==> design.v <==
`timescale 1ns/10ps
module DFF(clk, rst, D, Q);
input clk, rst;
input [17:0] D;
output reg [17:0] Q;
always @(posedge clk or posedge rst) begin
	if (rst) begin
	    Q <= 18'd0;
	end
	else begin
		Q <= D;
	end
end
endmodule
module FA(in1, in2, out);
input signed [15:0] in1;
input signed [17:0] in2;
output signed [17:0] out;
assign out = in1 + in2;
endmodule
`timescale 1ns/10ps
module SRRC(clk, rst, en, Din, Dout);
input clk, rst, en;
input [1:0] Din;
output [17:0] Dout;
wire signed [15:0] din;
wire signed [15:0] m [0:32];
wire [17:0] q [0:31]; 
wire [17:0] sum [0:31];
assign din = {Din, 14'd0};
assign m[0] = ~((din >>> 7) + (din >>> 9) + (din >>> 11)) + 1;
assign m[1] = ~((din >>> 8) + (din >>> 11) + (din >>> 13)) + 1;
assign m[2] = (din >>> 6) - (din >>> 8) - (din >>> 11) + (din >>> 14);
assign m[3] = (din >>> 6) + (din >>> 10) - (din >>> 12) - (din >>> 14);
assign m[4] = (din >>> 9) + (din >>> 12);
assign m[5] = ~((din >>> 6) + (din >>> 10) + (din >>> 12)) + 1;
assign m[6] = ~((din >>> 6) - (din >>> 9) + (din >>> 11) + (din >>> 14)) + 1;
assign m[7] = (din >>> 6) + (din >>> 9) - (din >>> 11) - (din >>> 13);
assign m[8] = (din >>> 4) - (din >>> 6) - (din >>> 8) + (din >>> 11) + (din >>> 14);
assign m[9] = (din >>> 6) - (din >>> 10) - (din >>> 13);
assign m[10] = ~((din >>> 4) + (din >>> 6) - (din >>> 10) - (din >>> 13)) + 1;
assign m[11] = ~((din >>> 3) + (din >>> 5) + (din >>> 9)) + 1;
assign m[12] = ~((din >>> 3) - (din >>> 6) - (din >>> 8) + (din >>> 13)) + 1;
assign m[13] = (din >>> 3) + (din >>> 5) + (din >>> 9) + (din >>> 11) - (din >>> 13);
assign m[14] = (din >>> 1) + (din >>> 4) + (din >>> 6) + (din >>> 9) - (din >>> 12) - (din >>> 14);
assign m[15] = din - (din >>> 5) + (din >>> 7) - (din >>> 9) - (din >>> 11) - (din >>> 13);
assign m[16] = din + (din >>> 3) + (din >>> 7) + (din >>> 9) - (din >>> 11);
assign m[17] = din - (din >>> 5) + (din >>> 7) - (din >>> 9) - (din >>> 11) - (din >>> 13);
assign m[18] = (din >>> 1) + (din >>> 4) + (din >>> 6) + (din >>> 9) - (din >>> 12) - (din >>> 14);
assign m[19] = (din >>> 3) + (din >>> 5) + (din >>> 9) + (din >>> 11) - (din >>> 13);
assign m[20] = ~((din >>> 3) - (din >>> 6) - (din >>> 8) + (din >>> 13)) + 1;
assign m[21] = ~((din >>> 3) + (din >>> 5) + (din >>> 9)) + 1;
assign m[22] = ~((din >>> 4) + (din >>> 6) - (din >>> 10) - (din >>> 13)) + 1;
assign m[23] = (din >>> 6) - (din >>> 10) - (din >>> 13);
assign m[24] = (din >>> 4) - (din >>> 6) - (din >>> 8) + (din >>> 11) + (din >>> 14);
assign m[25] = (din >>> 6) + (din >>> 9) - (din >>> 11) - (din >>> 13);
assign m[26] = ~((din >>> 6) - (din >>> 9) + (din >>> 11) + (din >>> 14)) + 1;
assign m[27] = ~((din >>> 6) + (din >>> 10) + (din >>> 12)) + 1;
assign m[28] = (din >>> 9) + (din >>> 12);
assign m[29] = (din >>> 6) + (din >>> 10) - (din >>> 12) - (din >>> 14);
assign m[30] = (din >>> 6) - (din >>> 8) - (din >>> 11) + (din >>> 14);
assign m[31] = ~((din >>> 8) + (din >>> 11) + (din >>> 13)) + 1;
assign m[32] = ~((din >>> 7) + (din >>> 9) + (din >>> 11)) + 1;
DFF u_DFF0 (.clk(clk), .rst(rst), .D(sum[1]), .Q(q[0]));
DFF u_DFF1 (.clk(clk), .rst(rst), .D(sum[2]), .Q(q[1]));
DFF u_DFF2 (.clk(clk), .rst(rst), .D(sum[3]), .Q(q[2]));
DFF u_DFF3 (.clk(clk), .rst(rst), .D(sum[4]), .Q(q[3]));
DFF u_DFF4 (.clk(clk), .rst(rst), .D(sum[5]), .Q(q[4]));
DFF u_DFF5 (.clk(clk), .rst(rst), .D(sum[6]), .Q(q[5]));
DFF u_DFF6 (.clk(clk), .rst(rst), .D(sum[7]), .Q(q[6]));
DFF u_DFF7 (.clk(clk), .rst(rst), .D(sum[8]), .Q(q[7]));
DFF u_DFF8 (.clk(clk), .rst(rst), .D(sum[9]), .Q(q[8]));
DFF u_DFF9 (.clk(clk), .rst(rst), .D(sum[10]), .Q(q[9]));
DFF u_DFF10 (.clk(clk), .rst(rst), .D(sum[11]), .Q(q[10]));
DFF u_DFF11 (.clk(clk), .rst(rst), .D(sum[12]), .Q(q[11]));
DFF u_DFF12 (.clk(clk), .rst(rst), .D(sum[13]), .Q(q[12]));
DFF u_DFF13 (.clk(clk), .rst(rst), .D(sum[14]), .Q(q[13]));
DFF u_DFF14 (.clk(clk), .rst(rst), .D(sum[15]), .Q(q[14]));
DFF u_DFF15 (.clk(clk), .rst(rst), .D(sum[16]), .Q(q[15]));
DFF u_DFF16 (.clk(clk), .rst(rst), .D(sum[17]), .Q(q[16]));
DFF u_DFF17 (.clk(clk), .rst(rst), .D(sum[18]), .Q(q[17]));
DFF u_DFF18 (.clk(clk), .rst(rst), .D(sum[19]), .Q(q[18]));
DFF u_DFF19 (.clk(clk), .rst(rst), .D(sum[20]), .Q(q[19]));
DFF u_DFF20 (.clk(clk), .rst(rst), .D(sum[21]), .Q(q[20]));
DFF u_DFF21 (.clk(clk), .rst(rst), .D(sum[22]), .Q(q[21]));
DFF u_DFF22 (.clk(clk), .rst(rst), .D(sum[23]), .Q(q[22]));
DFF u_DFF23 (.clk(clk), .rst(rst), .D(sum[24]), .Q(q[23]));
DFF u_DFF24 (.clk(clk), .rst(rst), .D(sum[25]), .Q(q[24]));
DFF u_DFF25 (.clk(clk), .rst(rst), .D(sum[26]), .Q(q[25]));
DFF u_DFF26 (.clk(clk), .rst(rst), .D(sum[27]), .Q(q[26]));
DFF u_DFF27 (.clk(clk), .rst(rst), .D(sum[28]), .Q(q[27]));
DFF u_DFF28 (.clk(clk), .rst(rst), .D(sum[29]), .Q(q[28]));
DFF u_DFF29 (.clk(clk), .rst(rst), .D(sum[30]), .Q(q[29]));
DFF u_DFF30 (.clk(clk), .rst(rst), .D(sum[31]), .Q(q[30]));
DFF u_DFF31 (.clk(clk), .rst(rst), .D({m[32][15], m[32][15], m[32]}), .Q(q[31]));
FA u_FA0 (.in1(m[0]), .in2(q[0]), .out(sum[0]));
FA u_FA1 (.in1(m[1]), .in2(q[1]), .out(sum[1]));
FA u_FA2 (.in1(m[2]), .in2(q[2]), .out(sum[2]));
FA u_FA3 (.in1(m[3]), .in2(q[3]), .out(sum[3]));
FA u_FA4 (.in1(m[4]), .in2(q[4]), .out(sum[4]));
FA u_FA5 (.in1(m[5]), .in2(q[5]), .out(sum[5]));
FA u_FA6 (.in1(m[6]), .in2(q[6]), .out(sum[6]));
FA u_FA7 (.in1(m[7]), .in2(q[7]), .out(sum[7]));
FA u_FA8 (.in1(m[8]), .in2(q[8]), .out(sum[8]));
FA u_FA9 (.in1(m[9]), .in2(q[9]), .out(sum[9]));
FA u_FA10 (.in1(m[10]), .in2(q[10]), .out(sum[10]));
FA u_FA11 (.in1(m[11]), .in2(q[11]), .out(sum[11]));
FA u_FA12 (.in1(m[12]), .in2(q[12]), .out(sum[12]));
FA u_FA13 (.in1(m[13]), .in2(q[13]), .out(sum[13]));
FA u_FA14 (.in1(m[14]), .in2(q[14]), .out(sum[14]));
FA u_FA15 (.in1(m[15]), .in2(q[15]), .out(sum[15]));
FA u_FA16 (.in1(m[16]), .in2(q[16]), .out(sum[16]));
FA u_FA17 (.in1(m[17]), .in2(q[17]), .out(sum[17]));
FA u_FA18 (.in1(m[18]), .in2(q[18]), .out(sum[18]));
FA u_FA19 (.in1(m[19]), .in2(q[19]), .out(sum[19]));
FA u_FA20 (.in1(m[20]), .in2(q[20]), .out(sum[20]));
FA u_FA21 (.in1(m[21]), .in2(q[21]), .out(sum[21]));
FA u_FA22 (.in1(m[22]), .in2(q[22]), .out(sum[22]));
FA u_FA23 (.in1(m[23]), .in2(q[23]), .out(sum[23]));
FA u_FA24 (.in1(m[24]), .in2(q[24]), .out(sum[24]));
FA u_FA25 (.in1(m[25]), .in2(q[25]), .out(sum[25]));
FA u_FA26 (.in1(m[26]), .in2(q[26]), .out(sum[26]));
FA u_FA27 (.in1(m[27]), .in2(q[27]), .out(sum[27]));
FA u_FA28 (.in1(m[28]), .in2(q[28]), .out(sum[28]));
FA u_FA29 (.in1(m[29]), .in2(q[29]), .out(sum[29]));
FA u_FA30 (.in1(m[30]), .in2(q[30]), .out(sum[30]));
FA u_FA31 (.in1(m[31]), .in2(q[31]), .out(sum[31]));
assign Dout = sum[0];
endmodule
module USI(clk, rst, en, lf_in, hf_out);
input clk, rst, en;
input [1:0] lf_in;
output reg [1:0] hf_out;
reg [1:0] switch;
always @(posedge clk or posedge rst) begin
	if (rst) begin
	    switch <= 2'd0;
	end
	else if(en) begin
		if(switch == 2'd3) begin
			switch <= 2'd0;
		end
		else begin
			switch <= switch + 2'd1;
		end
	end
	else begin
		switch <= switch;
	end
end
always @(posedge clk or posedge rst) begin
 	if (rst) begin
 	    hf_out <= 2'd0;
 	end
 	else if(en) begin
 		if(switch == 2'd2) begin
 			hf_out <= lf_in;
 		end
 		else begin
 			hf_out <= 2'd0;
 		end
 	end
 	else begin
 		hf_out <= hf_out;
 	end
 end 
endmodule
module SM(clk, rst, en, Din, I, Q);
input clk, rst, en;
input [1:0] Din;
output reg [1:0] I;
output reg [1:0] Q;
always @(posedge clk or posedge rst) begin
      if (rst) begin
          I <= 2'b00;
          Q <= 2'b00; 
      end
      else if(en) begin
            case(Din)
             0: begin
                  I <= 2'b01;
                  Q <= 2'b01;
             end
             1: begin
                  I <= 2'b01;
                  Q <= 2'b11;
             end
             2: begin
                  I <= 2'b11;
                  Q <= 2'b01;
             end
             3: begin
                  I <= 2'b11;
                  Q <= 2'b11;
             end
             default : begin
                  I <= I;
                  Q <= Q;
             end
            endcase
      end
      else begin
            I <= I;
            Q <= Q;
      end
end
endmodule
module SPC(clk, rst, en, Din, OUT);
input clk, rst, en;
input Din;
output reg [1:0] OUT;
reg swap;
always @(posedge clk or posedge rst) begin
	if (rst) begin
	    swap <= 1'd0;
	end
	else if(en) begin
		swap <= ~swap;
	end
	else begin
		swap <= swap;
	end
end
always @(posedge clk or posedge rst) begin
	if (rst) begin
	    OUT <= 2'd0;
	end
	else if(en) begin
		if(!swap) OUT[0] <= Din;
		else OUT <= (OUT << 1) | Din;
	end
	else begin
		OUT <= OUT;
	end
end
endmodule
`timescale 1ns/10ps
module QAM(clk, rst, en, Din, IFout);
input clk, rst, en;
input Din;
output reg signed [17:0] IFout;
wire [1:0] spc_out;
wire [1:0] sm_i;
wire [1:0] sm_q;
wire [1:0] lf_i;
wire [1:0] lf_q;
wire [1:0] usi_i;
wire [1:0] usi_q;
wire signed [17:0] srrc_i;
wire signed [17:0] srrc_q;
wire en0;
wire en1;
wire en2;
wire en3;
reg sm_ctrl;
reg [3:0] usi_ctrl;
reg [1:0] mix_cnt;
reg sync_i0, sync_i1, sync_q0, sync_q1;
reg ce2;
always @(posedge clk or posedge rst) begin
	if (rst) begin
	    ce2 <= 1'd0;
	end
	else begin
		ce2 <= ~ce2;
	end
end
assign en0 = en & ce2;
always @(posedge clk or posedge rst) begin
	if (rst) begin
	    sync_i0 <= 1'd0;
	    sync_q0 <= 1'd0; 
	end
	else begin
		sync_i0 <= sm_i[1];
		sync_q0 <= sm_q[1];
	end
end
always @(posedge clk or posedge rst) begin
	if (rst) begin
	    sync_i1 <= 1'd0;
	    sync_q1 <= 1'd0;
	end
	else begin
		sync_i1 <= sync_i0;
		sync_q1 <= sync_q0;
	end
end
always @(posedge clk or posedge rst) begin
	if (rst) begin
	    sm_ctrl <= 1'd0;
	end
	else if (ce2) begin
		sm_ctrl <= ~sm_ctrl;
	end
end
assign en1 = (sm_ctrl & ce2) ? 1'd1 : 1'd0;
always @(posedge clk or posedge rst) begin
	if (rst) begin
	    usi_ctrl <= 1'd0;
	end
	else if(en) begin
		if(usi_ctrl == 4'd8) usi_ctrl <= usi_ctrl;
		else usi_ctrl <= usi_ctrl + 4'd1;
	end
end
assign en2 = (usi_ctrl == 4'd8) ? 1'd1 : 1'd0;
assign en3 = 1'd1;
assign lf_i = {sync_i1, 1'd1};
assign lf_q = {sync_q1, 1'd1};
SPC u_SPC(.clk(clk),
	      .rst(rst),
	      .en(en0),
	      .Din(Din),
	      .OUT(spc_out)
	      );
SM u_SM(.clk(clk),
	    .rst(rst),
	    .en(en1),
	    .Din(spc_out),
	    .I(sm_i),
	    .Q(sm_q)
	    );
USI u_USI_i(.clk(clk),
	        .rst(rst),
	        .en(en2),
	        .lf_in(lf_i),
	        .hf_out(usi_i)
	        );
USI u_USI_q(.clk(clk),
	        .rst(rst),
	        .en(en2),
	        .lf_in(lf_q),
	        .hf_out(usi_q)
	        );
SRRC u_SRRC_i(.clk(clk),
	          .rst(rst),
	          .en(en3),
	          .Din(usi_i),
	          .Dout(srrc_i)
	          );
SRRC u_SRRC_q(.clk(clk),
	          .rst(rst),
	          .en(en3),
	          .Din(usi_q),
	          .Dout(srrc_q)
	          );
always @(posedge clk or posedge rst) begin
	if (rst) begin
	    mix_cnt <= 2'd0;
	end
	else if(en) begin
		if (mix_cnt == 2'd3) begin
			mix_cnt <= 2'd0;
		end
		else begin
			mix_cnt <= mix_cnt + 2'd1;
		end
	end
	else begin
		mix_cnt <= mix_cnt;
	end
end
always @(posedge clk or posedge rst) begin
	if (rst) begin
	    IFout <= 18'd0;
	end
	else if(en2) begin
		case(mix_cnt)
             3: begin
             	IFout <= srrc_i;
             end
             0: begin
             	IFout <= ~(srrc_q) + 18'd1;
             end
             1: begin
             	IFout <= ~(srrc_i) + 18'd1;
             end
             2: begin
             	IFout <= srrc_q;
             end
             default: begin
             	IFout <= IFout;
             end
		endcase
	end
	else begin
		IFout <= IFout;
	end
end
endmodule
==> run.sh <==
#!/bin/bash
# the make line also repeats each setting of config.mk as NAME=value (left out here)
make -C /OpenROAD-flow-scripts/flow DESIGN_CONFIG=/design/flow/config.mk WORK_HOME=/design/flow/orfs CLKGATE_MAP_FILE= finish
==> config.mk <==
export PLATFORM = sky130hd
export DESIGN_NAME = QAM
export DESIGN_NICKNAME = QAM
export VERILOG_FILES = /design/flow/design.v
export SDC_FILE = /design/flow/constraint.sdc
export NUM_CORES = 4
export LEC_CHECK = 0
export ABC_AREA = 1
export CAP_MARGIN = 5
export CELL_PAD_IN_SITES_DETAIL_PLACEMENT = 0
export CORE_ASPECT_RATIO = 0.89
export CORE_MARGIN = 2
export CORE_UTILIZATION = 71
export CTS_CLUSTER_DIAMETER = 87
export CTS_CLUSTER_SIZE = 15
export MIN_ROUTING_LAYER = met1
export PLACE_DENSITY_LB_ADDON = 0.11
export SETUP_SLACK_MARGIN = 0.13
export SLEW_MARGIN = 20
==> constraint.sdc <==
create_clock -name core_clock -period 0.998 [get_ports {clk}]
set_input_delay 0.1996 -clock core_clock [delete_from_list [all_inputs] [get_ports {clk}]]
set_output_delay 0.1996 -clock core_clock [all_outputs]
set_load 0.01 [all_outputs]
==> results of run 1 <==
==> impl_metrics.tcl, run 1 <==
# metrics dict for downstream scripts
set metrics [dict create \
    die-width_microns 346.1 \
    synthAoiAreaFrac_pct 12.95 \
    synth-warning-count 6 \
    count_of_placed_standard_cells_including_taps 11779 \
    adder_share_pct 19.35 \
    yosysTopAreaCellShare_pct 39.15 \
    dp_worst_setup_slack_ns -2.738 \
    yosys_cell_count 8069 \
    largest_area_cell "sky130_fd_sc_hd__dfrtp_1" \
    synth_top_cell_by_count "sky130_fd_sc_hd__nand2_1" \
    syn_avg_cell_area_sq_um 9.165 \
    floorplan.io_pins 22 \
    asyncSetResetFlopFracSynth_pct 100.0 \
    combinational_family_with_the_most_area_after_synthesis "adder cells" \
    yosysChipArea_sq_um 73950 \
    syn-instance-count 8069 \
    die.size.y_microns 308.5 \
    status "aborted with a tool error" \
    most_frequently_used_flop_master_after_synthesis "sky130_fd_sc_hd__dfrtp_1" \
    area_leaders "sky130_fd_sc_hd__dfrtp_1 (39%), sky130_fd_sc_hd__ha_1 (18%), sky130_fd_sc_hd__xor2_1 (8.7%), sky130_fd_sc_hd__nand2_1 (7.6%), sky130_fd_sc_hd__a21oi_1 (6.6%)" \
    synthSimpleGateAreaFrac_pct 13.14 \
    placement.io_buffers 21 \
    stop_stage "clock tree synthesis" \
    placement_rows 111 \
    chip_area_sq_um 106800 \
    fp-utilization_pct 71.67 \
    synth-edff-count 0 \
    placedInstanceArea_sq_um 94400 \
    run.stop_error "[ERROR DPL-0038] Utilization greater than 100%, impossible to legalize" \
    post_synth_mux_area_share_pct 0.01523 \
    synth_flops 1157 \
    post-dp-hpwl_microns 191200 \
    postSynthSeqShare_pct 39.15 \
    number_of_distinct_standard_cells_referenced_by_the_synthesized_netlist 51 \
    post_synth_instance_area_sq_um 73950 \
    yosys.area_share.xor_xnor_pct 11.63 \
    routabilityCongestion 0.9697 \
    synthTopCellsByCount "sky130_fd_sc_hd__nand2_1 (1503), sky130_fd_sc_hd__dfrtp_1 (1157), sky130_fd_sc_hd__ha_1 (1041), sky130_fd_sc_hd__a21oi_1 (968), sky130_fd_sc_hd__xor2_1 (734)" \
    floorplan.core_area_sq_um 103200 \
    synth.net_count 9178 \
]
==> run 2, diff against run 1 <==
Settings changed: ABC_AREA 1 to not set, CAP_MARGIN 5 to 20, CELL_PAD_IN_SITES_DETAIL_PLACEMENT 0 to not set, CORE_ASPECT_RATIO 0.89 to not set, CORE_UTILIZATION 71 to 64, CTS_CLUSTER_DIAMETER 87 to not set, CTS_CLUSTER_SIZE 15 to not set, HOLD_SLACK_MARGIN set to -0.09, MIN_ROUTING_LAYER met1 to not set, PLACE_DENSITY_LB_ADDON 0.11 to not set, SETUP_SLACK_MARGIN 0.13 to -0.23.
Clock period 0.998 ns to 2.97 ns, I/O delays scaled along.
==> impl_metrics.tcl, run 2 <==
# collected from the flow reports
set metrics [dict create \
    post-dp-hpwl_microns 123500 \
    post-route-cell-area_sq_um 100100 \
    final.period_utilization_pct 125.9 \
    openroad.warnings 61 \
    fp-utilization_pct 64.30 \
    routabilityCongestion 0.8877 \
    combinational_family_with_the_most_area_after_synthesis "adder cells" \
    count_of_placed_standard_cells_including_taps 9901 \
    timing.final.max_slew_violations 0 \
    placement_rows 123 \
    post_synth_instance_area_sq_um 72140 \
    most_frequently_used_flop_master_after_synthesis "sky130_fd_sc_hd__dfrtp_1" \
    critPathCapture "u_SRRC_q.u_DFF17.Q[16]" \
    dr.pass1.iters 7 \
    synth-warning-count 6 \
    yosysTopAreaCellShare_pct 40.13 \
    dp_worst_setup_slack_ns -0.9545 \
    synth-edff-count 0 \
    crit_arrival_ns 4.42 \
    die-width_microns 339.7 \
    synthAoiAreaFrac_pct 15.27 \
    max_cap_violations 0 \
    cts.clk_slew.worst_paths_ns 0.06 \
    antennaDiodeCount 0 \
    postSynthSeqShare_pct 40.13 \
    critical_path.top_delay_family "AND-OR/OR-AND gates" \
    htree_num_levels 4 \
    post_drt_wl_per_cell_microns 21.92 \
    rsz0062_at_grt "true" \
    cp_common_cell "sky130_fd_sc_hd__a21oi_2" \
    comb_area_sq_um 47590 \
    path_class "flip-flop to flip-flop" \
    floorplan.core_area_sq_um 112200 \
    dr_total_vias 64125 \
    placedInstanceArea_sq_um 86090 \
    critical-path-max-stage-delay_ns 0.44 \
    check-failures "setup timing" \
    post_drt_via_cell_ratio 6.109 \
    timing.setup.tns_ns -146.75 \
    synthTopCellsByCount "sky130_fd_sc_hd__dfrtp_1 (1157), sky130_fd_sc_hd__ha_1 (1041), sky130_fd_sc_hd__xnor2_1 (743), sky130_fd_sc_hd__a21oi_1 (535), sky130_fd_sc_hd__nor2_1 (477)" \
    timing.reg2reg.worst_path_depth 17 \
    critical_path_buf_inv_count 5 \
    clock-root-buffer "sky130_fd_sc_hd__clkbuf_16" \
    crit-reg2reg-capture "u_SRRC_q.u_DFF17.Q[16]" \
    remaining_drcs 0 \
    worstPathCellList "inv_4, ha_4, buf_12, buf_16, buf_6, buf_8, fa_2, a21o_1, a21oi_2, o21bai_1, a211oi_2, o31ai_2, nor2b_1, nor2_2, a211o_1, a21oi_2, xnor2_1" \
    placement.io_buffers 21 \
    post_synth_mux_area_share_pct 0.2601 \
    worst-r2r-setup-slack_ns -0.77 \
    timing.hold.worst.class "input port to async pin" \
    timing.critical_path.depth 17 \
    synth.net_count 7990 \
    post-route-min-period_ns 3.739 \
    grt_pass1_vias 64668 \
    initialDrtViolationCount 4673 \
    setup_violations 466 \
    largest_area_cell "sky130_fd_sc_hd__dfrtp_1" \
    worst_slew_pin_slew_ns 0.8046 \
    syn_avg_cell_area_sq_um 10.48 \
    layout_setup_ws_ns -0.7686 \
    synth_top_cell_by_count "sky130_fd_sc_hd__dfrtp_1" \
    chip_area_sq_um 115400 \
    area_leaders "sky130_fd_sc_hd__dfrtp_1 (40%), sky130_fd_sc_hd__ha_1 (18%), sky130_fd_sc_hd__xnor2_1 (9.0%), sky130_fd_sc_hd__a21oi_1 (3.7%), sky130_fd_sc_hd__xor2_1 (2.5%)" \
    design.final.nets 10006 \
    number_of_distinct_standard_cells_referenced_by_the_synthesized_netlist 93 \
    seqCellArea_sq_um 28960 \
    tritoncts.num_buffers 132 \
    asyncSetResetFlopFracSynth_pct 100.0 \
    timing.critical_path.to_type "flip-flop" \
    worstReg2RegStart "u_USI_q.hf_out[1]" \
    grt_antenna_before_repair 3 \
    kind_of_launch_point_of_the_worst_setup_path "flip-flop" \
    worst_clock_skew_ns 0.02470 \
    clock_sinks 1157 \
    cts-hold-fix-buffers 0 \
    adder_share_pct 19.83 \
    cts_tree "done" \
    yosys_cell_count 6881 \
    final_number_of_hold_violating_endpoints 0 \
    worst_path_max_delay_cell "sky130_fd_sc_hd__dfrtp_2" \
    timing.critical_path.required_ns 3.65 \
    floorplan.io_pins 22 \
    grt_pass1_wl_microns 322500 \
    path_max_fanout 6 \
    clk-insertion-delay-late_ns 0.76 \
    timing.slew.headroom_pct 46.36 \
    cts_buffer_depth 3 \
    fill_cells 4840 \
    syn-instance-count 6881 \
    final-instance-count-excl-fill 10497 \
    drt_wl_total_microns 230100 \
    flow.area_growth_from_synthesis_pct 38.73 \
    yosysChipArea_sq_um 72140 \
    grt-ovfl-total 0 \
    grt_start_max_net_pins 92 \
    global_route.usage.total_pct 34.15 \
    max_clock_freq_ghz 0.2675 \
    drtAntennaViolNets 0 \
    die.size.y_microns 339.7 \
    status "complete, but fails checks" \
    synthSimpleGateAreaFrac_pct 10.99 \
    yosys.area_share.xor_xnor_pct 11.53 \
    critical_path.startpoint "u_USI_q.hf_out[1]" \
    synth_flops 1157 \
]
[run 2: cell type report]
cell class,count,share of cell area (%)
multi-input cells,5345,47.55
flip-flops and latches,1157,28.93
clock buffers,192,3.977
inverters,349,1.336
clock inverters,42,0.5176
repair buffers,1912,15.81
well taps,1500,1.875
[run 2: what timing repair did]
item,4_1_cts,5_1_grt
cloned,6,5
gates resized,790,566
pin swaps,526,476
setup endpoints to repair,354,370
buffers inserted,271,158
[run 2: metrics by stage]
step,util [%],hold slack (ns)
5_1_grt,89.21,0.3464
4_1_cts,85.80,0.3296
3_5_place_dp,76.74,0.3347
2_1_floorplan,-,0.3312
3_3_place_gp,76.74,0.3329
6_report,89.21,0.3197
[run 2: metal layers]
metal / vias to the layer above / GRT usage (%) / wire length (microns)
li1: 28706 / - / -
met1: 31617 / 39.66 / 83760
met3: 1220 / 4.777 / 13760
met2: 2580 / 61.63 / 115200
met4: 2 / 17.06 / 17320
met5: - / 0 / 11
==> run 3, diff against run 2 <==
Settings changed: CTS_CLUSTER_DIAMETER set to 29, HOLD_SLACK_MARGIN -0.09 to not set, MAX_ROUTING_LAYER set to met4, SETUP_SLACK_MARGIN -0.23 to 0.95.
Clock period 2.97 ns to 3.55 ns, I/O delays scaled along.
==> impl_metrics.tcl, run 3 <==
# collected from the flow reports
set metrics [dict create \
    timing.critical_path.to_type "flip-flop" \
    worst_slew_pin_slew_ns 0.7952 \
    yosysChipArea_sq_um 72140 \
    timing.reg2reg.worst_path_depth 14 \
    final_number_of_hold_violating_endpoints 0 \
    most_frequently_used_flop_master_after_synthesis "sky130_fd_sc_hd__dfrtp_1" \
    synth-edff-count 0 \
    placement_rows 123 \
    synthTopCellsByCount "sky130_fd_sc_hd__dfrtp_1 (1157), sky130_fd_sc_hd__ha_1 (1041), sky130_fd_sc_hd__xnor2_1 (743), sky130_fd_sc_hd__a21oi_1 (535), sky130_fd_sc_hd__nor2_1 (477)" \
    grt_antenna_before_repair 0 \
    setup_violations 8 \
    adder_share_pct 19.83 \
    design.final.nets 9209 \
    status "complete, but fails checks" \
    syn_avg_cell_area_sq_um 10.48 \
    cts_buffer_depth 4 \
    path_max_fanout 20 \
    antennaDiodeCount 0 \
    asyncSetResetFlopFracSynth_pct 100.0 \
    routabilityCongestion 0.8799 \
    timing.critical_path.required_ns 4.33 \
    cts_tree "done" \
    die-width_microns 339.7 \
    combinational_family_with_the_most_area_after_synthesis "adder cells" \
    clk-insertion-delay-late_ns 0.89 \
    critical_path_buf_inv_count 3 \
    post-dp-hpwl_microns 114400 \
    synthAoiAreaFrac_pct 15.27 \
    dp_worst_setup_slack_ns -0.3046 \
    final.period_utilization_pct 101.5 \
    grt_pass1_wl_microns 285200 \
    post_synth_mux_area_share_pct 0.2601 \
    yosysTopAreaCellShare_pct 40.13 \
    worst_path_max_delay_cell "sky130_fd_sc_hd__dfrtp_2" \
    drt_wl_total_microns 189800 \
    clock-root-buffer "sky130_fd_sc_hd__clkbuf_16" \
    synth.net_count 7990 \
    timing.slew.headroom_pct 46.98 \
    synth-warning-count 6 \
    grt_start_max_net_pins 98 \
    number_of_distinct_standard_cells_referenced_by_the_synthesized_netlist 93 \
    largest_area_cell "sky130_fd_sc_hd__dfrtp_1" \
    timing.hold.worst.class "flip-flop to flip-flop" \
    max_clock_freq_ghz 0.2776 \
    cts.clk_slew.worst_paths_ns 0.05 \
    remaining_drcs 0 \
    grt_pass1_vias 58656 \
    post-route-min-period_ns 3.602 \
    fill_cells 5592 \
    worst-r2r-setup-slack_ns -0.05 \
    flow.area_growth_from_synthesis_pct 34.09 \
    syn-instance-count 6881 \
    synth_top_cell_by_count "sky130_fd_sc_hd__dfrtp_1" \
    post_drt_wl_per_cell_microns 19.34 \
    layout.core_utilization_pct 86.23 \
    dr.pass1.iters 7 \
    synth_flops 1157 \
    drtAntennaViolNets 0 \
    layout_setup_ws_ns -0.05187 \
    synthSimpleGateAreaFrac_pct 10.99 \
    placement.io_buffers 21 \
    launch_point_of_the_worst_hold_path "u_SRRC_i.u_DFF16.Q[1]" \
    critical-path-max-stage-delay_ns 0.39 \
    max_cap_violations 0 \
    floorplan.io_pins 22 \
    cp_common_cell "sky130_fd_sc_hd__ha_1" \
    floorplan.core_area_sq_um 112200 \
    kind_of_launch_point_of_the_worst_setup_path "flip-flop" \
    worstPathCellList "buf_8, ha_1, inv_1, ha_1, inv_1, a211oi_1, mux2_2, ha_1, or3_1, o31ai_2, nor2_1, a2111o_1, a21oi_1, xnor2_1" \
    die.size.y_microns 339.7 \
    rsz0062_at_grt "true" \
    area_leaders "sky130_fd_sc_hd__dfrtp_1 (40%), sky130_fd_sc_hd__ha_1 (18%), sky130_fd_sc_hd__xnor2_1 (9.0%), sky130_fd_sc_hd__a21oi_1 (3.7%), sky130_fd_sc_hd__xor2_1 (2.5%)" \
    initialDrtViolationCount 3198 \
    critical_path.top_delay_family "AND-OR/OR-AND gates" \
    timing.critical_path.depth 14 \
    post_synth_instance_area_sq_um 72140 \
    dr_total_vias 57598 \
    clock_sinks 1157 \
    yosys_cell_count 6881 \
    check-failures "setup timing" \
    worst_clock_skew_ns 0.04963 \
    timing.hold.worst_path_depth 0 \
    timing.setup.tns_ns -0.2364 \
    yosys.area_share.xor_xnor_pct 11.53 \
    critical_path.startpoint "u_USI_i.hf_out[1]" \
    postSynthSeqShare_pct 40.13 \
    timing.final.max_slew_violations 0 \
    path_class "flip-flop to flip-flop" \
    openroad.warnings 61 \
    chip_area_sq_um 115400 \
    crit-reg2reg-capture "u_SRRC_i.u_DFF1.Q[16]" \
    crit_arrival_ns 4.38 \
    critPathCapture "u_SRRC_i.u_DFF1.Q[16]" \
    htree_num_levels 5 \
    cts-hold-fix-buffers 0 \
    global_route.usage.total_pct 30.81 \
    grt-ovfl-total 0 \
    holdPathEnd "u_SRRC_i.u_DFF15.Q[1]" \
    tritoncts.num_buffers 298 \
    fp-utilization_pct 64.30 \
    worstReg2RegStart "u_USI_i.hf_out[1]" \
    post_drt_via_cell_ratio 5.869 \
]
==> run 3: through the flow <==
step | std cells | hold slack [ns] | area (sq um)
6_report | 9814 | 0.3379 | 96740
5_1_grt | 9814 | 0.3463 | 96740
4_1_cts | 9651 | 0.3435 | 91870
3_5_place_dp | 9049 | 0.3347 | 79590
3_3_place_gp | 9049 | 0.3322 | 79590
2_1_floorplan | 6881 | 0.3312 | 72170
==> run 3: metal layers <==
metal / share of wire [%] / routed length, microns / GRT usage (%) / vias up
met3: 3.7 / 6979 / 4.094 / 605
met5: 0 / 0 / - / -
met4: 4.4 / 8443 / 11.83 / 0
li1: - / - / - / 27235
met2: 51 / 97620 / 53.19 / 1300
met1: 40 / 76750 / 36.67 / 28458
==> run 3: area by class of cell <==
class	instances	area [sq um]	area share [%]
multi-input cells	5345	46410	47.97
flip-flops and latches	1157	28960	29.93
repair buffers	949	8215	8.492
well taps	1500	1877	1.940
clock buffers	373	8218	8.495
clock inverters	141	1718	1.776
inverters	349	1344	1.389
==> run 3: repair_timing <==
action	4_1_cts	5_1_grt
setup buffers	85	159
endpoints found under the hold margin	0	0
setup endpoints to repair	681	686
resized	328	734
cloned	3	4
pin swaps	158	486
==> run 4, diff against run 3 <==
Settings changed: CAP_MARGIN 20 to 5, CELL_PAD_IN_SITES_DETAIL_PLACEMENT set to 0, CORE_ASPECT_RATIO set to 0.89, CORE_UTILIZATION 64 to 36, CTS_CLUSTER_DIAMETER 29 to not set, MAX_ROUTING_LAYER met4 to not set, MIN_ROUTING_LAYER set to met2, PLACE_DENSITY set to 0.38, SETUP_SLACK_MARGIN 0.95 to 0.37.
Clock period 3.55 ns to 2.63 ns, I/O delays scaled along.
==> impl_metrics.tcl, run 4 <==
# collected from the flow reports
set metrics [dict create \
    placement.io_buffers 21 \
    synth-edff-count 0 \
    worst_clock_skew_ns 0.03334 \
    worst_path_max_delay_cell "sky130_fd_sc_hd__dfrtp_2" \
    grt_antenna_before_repair 0 \
    layout_setup_ws_ns -1.038 \
    rsz0062_at_grt "true" \
    cts_tree "done" \
    worstPathCellList "inv_4, buf_6, ha_4, buf_12, buf_12, ha_4, a21o_1, and2_4, o32ai_4, o21bai_1, xor2_1, o32a_4, buf_4, buf_6, o311ai_2, nand2_1, o21ai_1, a22o_1" \
    max_clock_freq_ghz 0.2726 \
    drtAntennaViolNets 0 \
    post-dp-hpwl_microns 135900 \
    cts.clk_slew.worst_paths_ns 0.06 \
    final.period_utilization_pct 139.5 \
    critical_path.startpoint "u_USI_q.hf_out[1]" \
    post_drt_via_cell_ratio 6.723 \
    floorplan.io_pins 22 \
    chip_area_sq_um 204000 \
    post_drt_wl_per_cell_microns 16.30 \
    tritoncts.num_buffers 144 \
    timing.reg2reg.worst_path_depth 18 \
    placement_rows 155 \
    number_of_distinct_standard_cells_referenced_by_the_synthesized_netlist 93 \
    timing.hold.worst.class "input port to async pin" \
    post_synth_instance_area_sq_um 72140 \
    drt_wl_total_microns 199600 \
    syn-instance-count 6881 \
    dr.pass1.iters 9 \
    path_max_fanout 6 \
    final_number_of_hold_violating_endpoints 0 \
    yosys.area_share.xor_xnor_pct 11.53 \
    worstReg2RegStart "u_USI_q.hf_out[1]" \
    critPathCapture "IFout[15]" \
    setup_violations 666 \
    grt_pass1_wl_microns 321800 \
    synth_top_cell_by_count "sky130_fd_sc_hd__dfrtp_1" \
    floorplan.core_area_sq_um 199800 \
    clock-root-buffer "sky130_fd_sc_hd__clkbuf_16" \
    count_of_placed_standard_cells_including_taps 11566 \
    critical-path-max-stage-delay_ns 0.39 \
    grt_pass1_vias 94616 \
    combinational_family_with_the_most_area_after_synthesis "adder cells" \
    yosysTopAreaCellShare_pct 40.13 \
    path_class "flip-flop to flip-flop" \
    dr_total_vias 82338 \
    final-instance-count-excl-fill 12247 \
    timing.critical_path.required_ns 3.35 \
    comb_area_sq_um 47710 \
    fill_cells 17933 \
    max_cap_violations 0 \
    remaining_drcs 0 \
    yosys_cell_count 6881 \
    timing.critical_path.depth 18 \
    postSynthSeqShare_pct 40.13 \
    cts-hold-fix-buffers 0 \
    htree_num_levels 4 \
    syn_avg_cell_area_sq_um 10.48 \
    yosysChipArea_sq_um 72140 \
    crit-reg2reg-capture "IFout[15]" \
    timing.slew.headroom_pct 49.03 \
    routabilityCongestion 0.8382 \
    die.size.y_microns 426.3 \
    adder_share_pct 19.83 \
    seqCellArea_sq_um 28960 \
    design.final.nets 10578 \
    clock_sinks 1157 \
    timing.hold.ws_ns 0.1804 \
    fp-utilization_pct 36.12 \
    clk-insertion-delay-late_ns 0.80 \
    kind_of_launch_point_of_the_worst_setup_path "flip-flop" \
    post-route-cell-area_sq_um 106500 \
    global_route.usage.total_pct 29.25 \
    flow.area_growth_from_synthesis_pct 47.57 \
    timing.setup.tns_ns -345.50 \
    grt-ovfl-total 0 \
    worst_slew_pin_slew_ns 0.7645 \
    status "complete, but fails checks" \
    critical_path_buf_inv_count 6 \
    area_leaders "sky130_fd_sc_hd__dfrtp_1 (40%), sky130_fd_sc_hd__ha_1 (18%), sky130_fd_sc_hd__xnor2_1 (9.0%), sky130_fd_sc_hd__a21oi_1 (3.7%), sky130_fd_sc_hd__xor2_1 (2.5%)" \
    worst-r2r-setup-slack_ns -1.04 \
    synth-warning-count 6 \
    initialDrtViolationCount 6478 \
    timing.critical_path.to_type "flip-flop" \
    synthAoiAreaFrac_pct 15.27 \
    placedInstanceArea_sq_um 91240 \
    post_synth_mux_area_share_pct 0.2601 \
    cts_buffer_depth 3 \
    synth.net_count 7990 \
    most_frequently_used_flop_master_after_synthesis "sky130_fd_sc_hd__dfrtp_1" \
    post-route-min-period_ns 3.668 \
    largest_area_cell "sky130_fd_sc_hd__dfrtp_1" \
    synthTopCellsByCount "sky130_fd_sc_hd__dfrtp_1 (1157), sky130_fd_sc_hd__ha_1 (1041), sky130_fd_sc_hd__xnor2_1 (743), sky130_fd_sc_hd__a21oi_1 (535), sky130_fd_sc_hd__nor2_1 (477)" \
    openroad.warnings 61 \
    die-width_microns 478.5 \
    check-failures "setup timing" \
    synth_flops 1157 \
    grt_start_max_net_pins 92 \
    crit_arrival_ns 4.39 \
    synthSimpleGateAreaFrac_pct 10.99 \
    timing.final.max_slew_violations 0 \
    critical_path.top_delay_family "AND-OR/OR-AND gates" \
    asyncSetResetFlopFracSynth_pct 100.0 \
]
[run 4: stage by stage]
stage | setup WS (ns) | util [%]
floorplan | -13.87 | -
global placement | -1.291 | 45.67
detailed placement | -1.272 | 45.67
CTS | -0.9705 | 52.19
global route | -1.238 | 53.29
finish | -1.038 | 53.30
[run 4: what timing repair did]
action / in CTS / in global routing
endpoints found under the setup margin: 849 / 873
buffers inserted: 342 / 74
pin swaps: 691 / 299
endpoints found under the hold margin: 0 / 0
resized: 1109 / 334
cloned: 10 / 0
[run 4: area by class of cell]
type / count / share of cell area, %
clock inverters: 38 / 0.3890
multi-input cells: 5345 / 44.82
repair buffers: 2472 / 19.07
inverters: 349 / 1.254
diodes: 1 / 0.002351
clock buffers: 216 / 4.130
well taps: 2669 / 3.137
flip-flops and latches: 1157 / 27.20
[run 4: layer usage]
metal  vias up  routed length [microns]  GRT usage [%]
met5         -                      709          3.268
met4        24                     7952          4.311
met3       918                    80620          41.20
met2     20500                   110400          34.19
met1     31314                        0              -
li1      29582                        -              -
==> run 5, diff against run 4 <==
Settings changed: ABC_AREA set to 1, CAP_MARGIN 5 to 20, CELL_PAD_IN_SITES_DETAIL_PLACEMENT 0 to not set, CORE_ASPECT_RATIO 0.89 to not set, CORE_UTILIZATION 36 to 72, CTS_CLUSTER_SIZE set to 80, MIN_ROUTING_LAYER met2 to not set, PLACE_DENSITY 0.38 to not set, PLACE_DENSITY_LB_ADDON set to 0.24, SETUP_SLACK_MARGIN 0.37 to not set.
Clock period 2.63 ns to 2.85 ns, I/O delays scaled along.
==> impl_metrics.tcl, run 5 <==
# metrics dict for downstream scripts
set metrics [dict create \
    placement.io_buffers 21 \
    routabilityCongestion 0.9732 \
    clock_sinks 1157 \
    area_leaders "sky130_fd_sc_hd__dfrtp_1 (39%), sky130_fd_sc_hd__ha_1 (18%), sky130_fd_sc_hd__xor2_1 (8.7%), sky130_fd_sc_hd__nand2_1 (7.6%), sky130_fd_sc_hd__a21oi_1 (6.6%)" \
    synthSimpleGateAreaFrac_pct 13.14 \
    run.stop_error "[ERROR GRT-0116] Global routing finished with congestion. Check the congestion regions in the DRC Viewer." \
    synthAoiAreaFrac_pct 12.95 \
    synth-warning-count 6 \
    yosysTopAreaCellShare_pct 39.15 \
    yosys_cell_count 8069 \
    tritoncts.num_buffers 121 \
    synthTopCellsByCount "sky130_fd_sc_hd__nand2_1 (1503), sky130_fd_sc_hd__dfrtp_1 (1157), sky130_fd_sc_hd__ha_1 (1041), sky130_fd_sc_hd__a21oi_1 (968), sky130_fd_sc_hd__xor2_1 (734)" \
    synth_top_cell_by_count "sky130_fd_sc_hd__nand2_1" \
    combinational_family_with_the_most_area_after_synthesis "adder cells" \
    synth_flops 1157 \
    fp-utilization_pct 72.58 \
    post_synth_mux_area_share_pct 0.01523 \
    asyncSetResetFlopFracSynth_pct 100.0 \
    floorplan.core_area_sq_um 101900 \
    synth-edff-count 0 \
    status "aborted with a tool error" \
    yosys.area_share.xor_xnor_pct 11.63 \
    grt-ovfl-total 21 \
    most_frequently_used_flop_master_after_synthesis "sky130_fd_sc_hd__dfrtp_1" \
    post-dp-hpwl_microns 155400 \
    htree_num_levels 3 \
    syn-instance-count 8069 \
    post_synth_instance_area_sq_um 73950 \
    dp_worst_setup_slack_ns -1.004 \
    syn_avg_cell_area_sq_um 9.165 \
    postSynthSeqShare_pct 39.15 \
    chip_area_sq_um 105300 \
    global_route.usage.total_pct 71.81 \
    number_of_distinct_standard_cells_referenced_by_the_synthesized_netlist 51 \
    adder_share_pct 19.35 \
    synth.net_count 9178 \
    yosysChipArea_sq_um 73950 \
    cts_buffer_depth 3 \
    stop_stage "global routing" \
    cts-hold-fix-buffers 0 \
    die-width_microns 324.5 \
    placement_rows 117 \
    count_of_placed_standard_cells_including_taps 11050 \
    clock-root-buffer "sky130_fd_sc_hd__clkbuf_16" \
    largest_area_cell "sky130_fd_sc_hd__dfrtp_1" \
    die.size.y_microns 324.5 \
    floorplan.io_pins 22 \
]
==> run 5: repair_timing <==
action                                  in CTS
endpoints found under the setup margin     598
cloned                                       1
hold endpoints to repair                     0
gates resized                              468
buffers inserted                            44
pin swaps                                   87
==> run 5: metal layers <==
layer  GRT overflow  GRT usage [%]
met5              0          36.23
met4             13          71.26
met3              7          54.70
met2              1          89.91
met1              0          70.77
==> run 5: per-stage QoR <==
stage	hold WS (ns)	cell area (sq um)
global placement	0.3317	88430
CTS	0.3419	94980
floorplan	0.3312	74020
detailed placement	0.3355	88430
==> run 6, diff against run 5 <==
Settings changed: ABC_AREA 1 to 0, CORE_MARGIN 2 to 3, CORE_UTILIZATION 72 to 40, CTS_CLUSTER_DIAMETER set to 170, CTS_CLUSTER_SIZE 80 to not set, GPL_TIMING_DRIVEN set to 0, MAX_ROUTING_LAYER set to met5, MIN_ROUTING_LAYER set to met1, PLACE_DENSITY_LB_ADDON 0.24 to not set, SETUP_SLACK_MARGIN set to 1.13, SLEW_MARGIN 20 to 35.
Clock period 2.85 ns to 5.0 ns, I/O delays scaled along.
==> impl_metrics.tcl, run 6 <==
# collected from the flow reports
set metrics [dict create \
    routabilityCongestion 0.8115 \
    clk-insertion-delay-late_ns 0.77 \
    crit-reg2reg-capture "u_SRRC_i.u_DFF7.Q[16]" \
    die-width_microns 430.7 \
    timing.hold.worst.class "flip-flop to flip-flop" \
    post_synth_mux_area_share_pct 0.2601 \
    cts_tree "done" \
    worst_slew_pin_slew_ns 0.8612 \
    post-dp-hpwl_microns 109100 \
    yosysChipArea_sq_um 72140 \
    max_clock_freq_ghz 0.2442 \
    asyncSetResetFlopFracSynth_pct 100.0 \
    syn_avg_cell_area_sq_um 10.48 \
    crit_arrival_ns 4.76 \
    grt-ovfl-total 0 \
    die.size.y_microns 430.7 \
    post_drt_wl_per_cell_microns 17.25 \
    drt_wl_total_microns 172000 \
    cts.clk_slew.worst_paths_ns 0.06 \
    combinational_family_with_the_most_area_after_synthesis "adder cells" \
    timing.critical_path.depth 20 \
    dr.pass1.iters 5 \
    worstPathCellList "buf_16, clkbuf_16, clkinv_16, ha_4, clkbuf_16, nor2_4, buf_12, inv_6, ha_4, ha_4, a311oi_4, o31ai_2, xnor2_1, buf_4, ha_4, and2_4, a22o_4, or3_4, a21oi_2, xnor2_1" \
    timing.critical_path.required_ns 5.67 \
    final.period_utilization_pct 81.92 \
    post_drt_via_cell_ratio 5.299 \
    max_cap_violations 0 \
    kind_of_launch_point_of_the_worst_setup_path "flip-flop" \
    adder_share_pct 19.83 \
    synthSimpleGateAreaFrac_pct 10.99 \
    number_of_distinct_standard_cells_referenced_by_the_synthesized_netlist 93 \
    drtAntennaViolNets 0 \
    design.final.nets 8620 \
    htree_num_levels 4 \
    post_synth_instance_area_sq_um 72140 \
    syn-instance-count 6881 \
    timing.slew.headroom_pct 42.37 \
    final_number_of_hold_violating_endpoints 0 \
    largest_area_cell "sky130_fd_sc_hd__dfrtp_1" \
    floorplan.core_area_sq_um 178800 \
    chip_area_sq_um 185500 \
    timing.critical_path.to_type "flip-flop" \
    worst_clock_skew_ns 0.03276 \
    post-route-min-period_ns 4.096 \
    yosys.area_share.xor_xnor_pct 11.53 \
    placement.io_buffers 20 \
    critical-path-max-stage-delay_ns 0.46 \
    yosysTopAreaCellShare_pct 40.13 \
    synth.net_count 7990 \
    post-route-cell-area_sq_um 91030 \
    cp_common_cell "sky130_fd_sc_hd__ha_4" \
    grt_pass1_vias 52391 \
    clock-root-buffer "sky130_fd_sc_hd__clkbuf_16" \
    clock_sinks 1157 \
    path_class "flip-flop to flip-flop" \
    global_route.usage.total_pct 17.62 \
    yosys_cell_count 6881 \
    cts_buffer_depth 3 \
    critical_path.top_delay_family "adder cells" \
    timing.setup.tns_ns 0 \
    worst-r2r-setup-slack_ns 0.90 \
    synth_flops 1157 \
    worst_path_max_delay_cell "sky130_fd_sc_hd__dfrtp_4" \
    status "no timing/DRC/antenna violations" \
    holdPathEnd "u_SRRC_q.u_DFF15.Q[0]" \
    timing.final.max_slew_violations 0 \
    synth-edff-count 0 \
    fp-utilization_pct 40.35 \
    timing.hold.ws_ns 0.3451 \
    openroad.warnings 60 \
    placement_rows 155 \
    grt_antenna_before_repair 2 \
    dr_total_vias 52843 \
    timing.reg2reg.worst_path_depth 20 \
    layout.core_utilization_pct 50.91 \
    area_leaders "sky130_fd_sc_hd__dfrtp_1 (40%), sky130_fd_sc_hd__ha_1 (18%), sky130_fd_sc_hd__xnor2_1 (9.0%), sky130_fd_sc_hd__a21oi_1 (3.7%), sky130_fd_sc_hd__xor2_1 (2.5%)" \
    worstReg2RegStart "u_USI_i.hf_out[1]" \
    postSynthSeqShare_pct 40.13 \
    grt_pass1_wl_microns 269700 \
    synth-warning-count 6 \
    timing.hold.worst_path_depth 0 \
    remaining_drcs 0 \
    tritoncts.num_buffers 136 \
    critPathCapture "u_SRRC_i.u_DFF7.Q[16]" \
    flow.area_growth_from_synthesis_pct 26.18 \
    synthAoiAreaFrac_pct 15.27 \
    floorplan.io_pins 22 \
    setup_violations 0 \
    initialDrtViolationCount 2563 \
    critical_path_buf_inv_count 7 \
    most_frequently_used_flop_master_after_synthesis "sky130_fd_sc_hd__dfrtp_1" \
    synthTopCellsByCount "sky130_fd_sc_hd__dfrtp_1 (1157), sky130_fd_sc_hd__ha_1 (1041), sky130_fd_sc_hd__xnor2_1 (743), sky130_fd_sc_hd__a21oi_1 (535), sky130_fd_sc_hd__nor2_1 (477)" \
    synth_top_cell_by_count "sky130_fd_sc_hd__dfrtp_1" \
    path_max_fanout 6 \
    fill_cells 15389 \
    launch_point_of_the_worst_hold_path "u_SRRC_q.u_DFF16.Q[0]" \
    placedInstanceArea_sq_um 77200 \
    grt_start_max_net_pins 44 \
    critical_path.startpoint "u_USI_i.hf_out[1]" \
    rsz0062_at_grt "true" \
]
-- run 6: what timing repair did --
item | in CTS | in global routing
hold buffers | 0 | 0
pin swaps | 174 | 368
buffers inserted | 181 | 188
resized | 413 | 635
cloned | 17 | 9
endpoints found under the setup margin | 708 | 217
-- run 6: through the flow --
step | cells | worst slack [ns]
5_1_grt | 9972 | 0.7649
6_report | 9972 | 0.9042
3_5_place_dp | 9333 | -2.151
3_3_place_gp | 9256 | -19.06
2_1_floorplan | 6881 | -11.97
4_1_cts | 9774 | 0.9135
-- run 6: area by class of cell --
cell class / instances / area, sq um / share of cell area [%]
Buffer: 30 / 336.6 / 0.3697
Antenna cell: 1 / 2.502 / 0.002749
Timing Repair inverter: 4 / 45.04 / 0.04948
Clock inverter: 50 / 604.3 / 0.6639
Inverter: 349 / 1464 / 1.608
Timing Repair Buffer: 488 / 5968 / 6.556
Sequential cell: 1157 / 28970 / 31.82
Clock buffer: 193 / 4031 / 4.429
Tap cell: 2355 / 2947 / 3.237
Multi-Input combinational cell: 5345 / 46660 / 51.26
-- run 6: per-layer routing --
layer | up-vias | GRT usage [%] | share of wire [%]
li1 | 25944 | - | -
met1 | 25972 | 24.21 | 47
met5 | - | 0 | 0
met3 | 251 | 2.404 | 3.0
met2 | 676 | 29.09 | 48
met4 | 0 | 4.888 | 2.7
==> run 7, diff against run 6 <==
Settings changed: CAP_MARGIN 20 to 5, CELL_PAD_IN_SITES_GLOBAL_PLACEMENT set to 2, MIN_ROUTING_LAYER met1 to met2, SLEW_MARGIN 35 to 30.
==> impl_metrics.tcl, run 7 <==
# collected from the flow reports
set metrics [dict create \
    status "no timing/DRC/antenna violations" \
    synthAoiAreaFrac_pct 15.27 \
    critPathCapture "IFout[17]" \
    setup_violations 0 \
    critical_path_buf_inv_count 4 \
    grt_pass1_vias 82143 \
    timing.hold.worst.class "flip-flop to flip-flop" \
    die.size.y_microns 430.7 \
    yosys_cell_count 6881 \
    initialDrtViolationCount 6332 \
    dr.pass1.iters 6 \
    cts.clk_slew.worst_paths_ns 0.06 \
    design.final.nets 8746 \
    timing.critical_path.to_type "flip-flop" \
    postSynthSeqShare_pct 40.13 \
    worst_path_max_delay_cell "sky130_fd_sc_hd__dfrtp_4" \
    placement.io_buffers 20 \
    critical_path.startpoint "u_USI_q.hf_out[1]" \
    cts-hold-fix-buffers 0 \
    crit_arrival_ns 4.82 \
    met1_usage_pct 0 \
    post_drt_via_cell_ratio 7.298 \
    cts_buffer_depth 3 \
    crit-reg2reg-capture "IFout[17]" \
    drt_wl_total_microns 195600 \
    largest_area_cell "sky130_fd_sc_hd__dfrtp_1" \
    placement_rows 155 \
    critical-path-max-stage-delay_ns 0.50 \
    timing.setup.tns_ns 0 \
    yosysTopAreaCellShare_pct 40.13 \
    synth-warning-count 6 \
    dr_total_vias 73830 \
    globalRouteMet2Util_pct 34.67 \
    synth_top_cell_by_count "sky130_fd_sc_hd__dfrtp_1" \
    path_max_fanout 16 \
    asyncSetResetFlopFracSynth_pct 100.0 \
    timing.critical_path.depth 16 \
    worstPathCellList "buf_4, buf_4, buf_8, ha_4, buf_16, ha_4, a211oi_4, a21oi_4, o32ai_4, o21bai_4, xor2_4, o32a_4, nor4b_4, xor2_1, o21ai_1, a22o_1" \
    floorplan.core_area_sq_um 178800 \
    post-dp-hpwl_microns 121200 \
    grt-ovfl-total 0 \
    post-route-min-period_ns 4.127 \
    timing.hold.worst_path_depth 0 \
    htree_num_levels 4 \
    synthTopCellsByCount "sky130_fd_sc_hd__dfrtp_1 (1157), sky130_fd_sc_hd__ha_1 (1041), sky130_fd_sc_hd__xnor2_1 (743), sky130_fd_sc_hd__a21oi_1 (535), sky130_fd_sc_hd__nor2_1 (477)" \
    global_route.usage.total_pct 29.95 \
    yosys.area_share.xor_xnor_pct 11.53 \
    number_of_distinct_standard_cells_referenced_by_the_synthesized_netlist 93 \
    chip_area_sq_um 185500 \
    adder_share_pct 19.83 \
    syn_avg_cell_area_sq_um 10.48 \
    yosysChipArea_sq_um 72140 \
    synthSimpleGateAreaFrac_pct 10.99 \
    most_frequently_used_flop_master_after_synthesis "sky130_fd_sc_hd__dfrtp_1" \
    synth.net_count 7990 \
    post_synth_mux_area_share_pct 0.2601 \
    cts_tree "done" \
    synth-edff-count 0 \
    grt_start_max_net_pins 35 \
    layout.core_utilization_pct 52.53 \
    clock_sinks 1157 \
    worst-r2r-setup-slack_ns 0.87 \
    remaining_drcs 0 \
    syn-instance-count 6881 \
    kind_of_launch_point_of_the_worst_setup_path "flip-flop" \
    max_cap_violations 0 \
    worst_clock_skew_ns 0.02515 \
    flow.area_growth_from_synthesis_pct 30.19 \
    holdPathEnd "u_SRRC_i.u_DFF4.Q[1]" \
    grt-busiest-layer "met3" \
    timing.critical_path.required_ns 5.69 \
    final_number_of_hold_violating_endpoints 0 \
    openroad.warnings 62 \
    timing.reg2reg.worst_path_depth 16 \
    clock-root-buffer "sky130_fd_sc_hd__clkbuf_16" \
    fp-utilization_pct 40.35 \
    worstReg2RegStart "u_USI_q.hf_out[1]" \
    critical_path.top_delay_family "AND-OR/OR-AND gates" \
    timing.final.max_slew_violations 0 \
    path_class "flip-flop to flip-flop" \
    routabilityCongestion 0.8207 \
    timing.slew.headroom_pct 36.89 \
    rsz0062_at_grt "true" \
    grt_antenna_before_repair 2 \
    synth_flops 1157 \
    floorplan.io_pins 22 \
    die-width_microns 430.7 \
    post_synth_instance_area_sq_um 72140 \
    max_clock_freq_ghz 0.2423 \
    clk-insertion-delay-late_ns 0.82 \
    area_leaders "sky130_fd_sc_hd__dfrtp_1 (40%), sky130_fd_sc_hd__ha_1 (18%), sky130_fd_sc_hd__xnor2_1 (9.0%), sky130_fd_sc_hd__a21oi_1 (3.7%), sky130_fd_sc_hd__xor2_1 (2.5%)" \
    final.period_utilization_pct 82.55 \
    worst_slew_pin_slew_ns 0.9431 \
    tritoncts.num_buffers 149 \
    launch_point_of_the_worst_hold_path "u_SRRC_i.u_DFF5.Q[1]" \
    drtAntennaViolNets 0 \
    combinational_family_with_the_most_area_after_synthesis "adder cells" \
    post_drt_wl_per_cell_microns 19.33 \
    grt.met3_usage_pct 42.37 \
    grt_pass1_wl_microns 295200 \
]
[run 7: what timing repair did]
item                                    in CTS  in global routing
cloned                                      22                  9
pin swaps                                  189                570
setup buffers                              192                286
endpoints found under the setup margin     796                303
resized                                    466                944
[run 7: per-stage QoR]
stage               hold slack (ns)  cell area, sq um  setup slack (ns)  instances
finish                       0.3377             93930            0.8725      10116
global placement             0.3323             75320            -19.89       9256
floorplan                    0.3312             72170            -11.97       6881
detailed placement           0.3347             77170            -2.453       9332
CTS                          0.3362             87050            0.8179       9812
global route                 0.3424             93920            0.7267      10113
[run 7: metal layers]
metal	routed length [microns]	share of wire (%)
met2	106100	54
met5	1452	0.74
met4	8565	4.4
met1	0	0
met3	79490	41
[run 7: final cells by class]
| class | instances | area [sq um] |
|---|---|---|
| flip-flops and latches | 1157 | 28970 |
| diodes | 9 | 22.52 |
| clock buffers | 203 | 4348 |
| repair inverters | 4 | 37.54 |
| plain buffers | 30 | 335.3 |
| well taps | 2355 | 2947 |
| inverters | 349 | 1443 |
| repair buffers | 601 | 7082 |
| multi-input cells | 5345 | 48070 |
| clock inverters | 63 | 673.1 |
| fillers | 15899 | 84880 |
==> run 8, diff against run 7 <==
Settings changed: ABC_AREA 0 to not set, CAP_MARGIN 5 to 10, CELL_PAD_IN_SITES_GLOBAL_PLACEMENT 2 to not set, CORE_MARGIN 3 to 2, CORE_UTILIZATION 40 to 35, CTS_CLUSTER_DIAMETER 170 to 60, CTS_CLUSTER_SIZE set to 54, GPL_ROUTABILITY_DRIVEN set to 1, GPL_TIMING_DRIVEN 0 to not set, MIN_ROUTING_LAYER met2 to met1, PLACE_DENSITY_LB_ADDON set to 0.0, SETUP_SLACK_MARGIN 1.13 to not set, SLEW_MARGIN 30 to 20, TNS_END_PERCENT set to 50.
Clock period 5.0 ns to 4.28 ns, I/O delays scaled along.
==> impl_metrics.tcl, run 8 <==
# collected from the flow reports
set metrics [dict create \
    grt_pass1_wl_microns 279900 \
    chip_area_sq_um 209800 \
    most_frequently_used_flop_master_after_synthesis "sky130_fd_sc_hd__dfrtp_1" \
    synth_flops 1157 \
    path_max_fanout 16 \
    timing.reg2reg.worst_path_depth 15 \
    final_number_of_hold_violating_endpoints 0 \
    max_clock_freq_ghz 0.2506 \
    fp-utilization_pct 35.23 \
    worstPathCellList "inv_1, buf_4, ha_4, buf_12, ha_1, a21o_1, and2_1, o32ai_2, or3_1, nand3_1, o32a_2, nor4b_4, xor2_1, o21ai_1, a22o_1" \
    cts.clk_slew.worst_paths_ns 0.07 \
    combinational_family_with_the_most_area_after_synthesis "adder cells" \
    placement.io_buffers 21 \
    postSynthSeqShare_pct 40.13 \
    timing.setup.tns_ns 0 \
    synthAoiAreaFrac_pct 15.27 \
    fill_cells 19942 \
    syn_avg_cell_area_sq_um 10.48 \
    htree_num_levels 4 \
    critPathCapture "IFout[17]" \
    die-width_microns 458.0 \
    synth-warning-count 6 \
    synth-edff-count 0 \
    clock-root-buffer "sky130_fd_sc_hd__clkbuf_16" \
    post_drt_via_cell_ratio 4.968 \
    number_of_distinct_standard_cells_referenced_by_the_synthesized_netlist 93 \
    critical_path_buf_inv_count 3 \
    die.size.y_microns 458.0 \
    area_leaders "sky130_fd_sc_hd__dfrtp_1 (40%), sky130_fd_sc_hd__ha_1 (18%), sky130_fd_sc_hd__xnor2_1 (9.0%), sky130_fd_sc_hd__a21oi_1 (3.7%), sky130_fd_sc_hd__xor2_1 (2.5%)" \
    timing.hold.worst_path_depth 0 \
    design.final.nets 8320 \
    comb_area_sq_um 41920 \
    dp_worst_setup_slack_ns 0.1100 \
    floorplan.io_pins 22 \
    remaining_drcs 0 \
    clk-insertion-delay-late_ns 0.79 \
    post_drt_wl_per_cell_microns 16.84 \
    placement_rows 166 \
    drt_wl_total_microns 168900 \
    rsz0062_at_grt "false" \
    routabilityCongestion 0.7802 \
    post_synth_mux_area_share_pct 0.2601 \
    timing.critical_path.required_ns 4.95 \
    post-dp-hpwl_microns 123300 \
    placedInstanceArea_sq_um 77330 \
    count_of_placed_standard_cells_including_taps 9739 \
    adder_share_pct 19.83 \
    timing.final.max_slew_violations 0 \
    post-route-min-period_ns 3.991 \
    setup_violations 0 \
    final.period_utilization_pct 93.25 \
    crit-reg2reg-capture "IFout[17]" \
    grt-ovfl-total 0 \
    yosysTopAreaCellShare_pct 40.13 \
    grt_start_max_net_pins 95 \
    yosys.area_share.xor_xnor_pct 11.53 \
    launch_point_of_the_worst_hold_path "u_SRRC_q.u_DFF27.Q[0]" \
    drtAntennaViolNets 0 \
    global_route.usage.total_pct 16.41 \
    largest_area_cell "sky130_fd_sc_hd__dfrtp_1" \
    worst_slew_pin_slew_ns 0.9652 \
    yosys_cell_count 6881 \
    timing.hold.ws_ns 0.3498 \
    openroad.warnings 58 \
    worstReg2RegStart "u_USI_q.hf_out[1]" \
    layout_setup_ws_ns 0.2891 \
    worst_clock_skew_ns 0.02680 \
    max_cap_violations 0 \
    timing.critical_path.depth 15 \
    kind_of_launch_point_of_the_worst_setup_path "flip-flop" \
    cts_buffer_depth 3 \
    initialDrtViolationCount 2137 \
    layout.core_utilization_pct 40.46 \
    post_synth_instance_area_sq_um 72140 \
    floorplan.core_area_sq_um 204800 \
    status "no timing/DRC/antenna violations" \
    asyncSetResetFlopFracSynth_pct 100.0 \
    timing.critical_path.to_type "flip-flop" \
    post-route-cell-area_sq_um 82860 \
    timing.slew.headroom_pct 35.65 \
    holdPathEnd "u_SRRC_q.u_DFF26.Q[0]" \
    path_class "flip-flop to flip-flop" \
    critical-path-max-stage-delay_ns 0.48 \
    critical_path.startpoint "u_USI_q.hf_out[1]" \
    final-instance-count-excl-fill 10030 \
    clock_sinks 1157 \
    seqCellArea_sq_um 28960 \
    dr_total_vias 49828 \
    synth.net_count 7990 \
    timing.hold.worst.class "flip-flop to flip-flop" \
    dr.pass1.iters 5 \
    flow.area_growth_from_synthesis_pct 14.85 \
    synthSimpleGateAreaFrac_pct 10.99 \
    grt_pass1_vias 52493 \
    synthTopCellsByCount "sky130_fd_sc_hd__dfrtp_1 (1157), sky130_fd_sc_hd__ha_1 (1041), sky130_fd_sc_hd__xnor2_1 (743), sky130_fd_sc_hd__a21oi_1 (535), sky130_fd_sc_hd__nor2_1 (477)" \
    critical_path.top_delay_family "AND-OR/OR-AND gates" \
    yosysChipArea_sq_um 72140 \
    worst_path_max_delay_cell "sky130_fd_sc_hd__o32a_2" \
    tritoncts.num_buffers 151 \
    grt_antenna_before_repair 4 \
    worst-r2r-setup-slack_ns 0.29 \
    cts_tree "done" \
    synth_top_cell_by_count "sky130_fd_sc_hd__dfrtp_1" \
    crit_arrival_ns 4.66 \
    syn-instance-count 6881 \
]
run 8: layout make-up:
| type | count | area share (%) |
|---|---|---|
| multi-input combinational | 5345 | 50.60 |
| sequential | 1157 | 34.95 |
| clock buffer | 186 | 5.003 |
| tap | 2688 | 4.059 |
| timing repair buffer | 207 | 2.325 |
| inverter | 349 | 1.586 |
| clock inverter | 93 | 1.469 |
| antenna | 5 | 0.01510 |
run 8: routing by layer:
| metal | part of all wire [%] | vias up | global-route usage (%) |
|---|---|---|---|
| met5 | 0 | - | 0 |
| met4 | 2.0 | 0 | 3.991 |
| met3 | 2.4 | 208 | 2.352 |
| met2 | 48 | 375 | 28.24 |
| met1 | 48 | 23881 | 21.60 |
| li1 | - | 25364 | - |
run 8: what timing repair did:
action,in CTS,in global routing
endpoints found under the setup margin,0,31
buffers inserted,0,7
hold buffers,0,0
gates resized,0,19
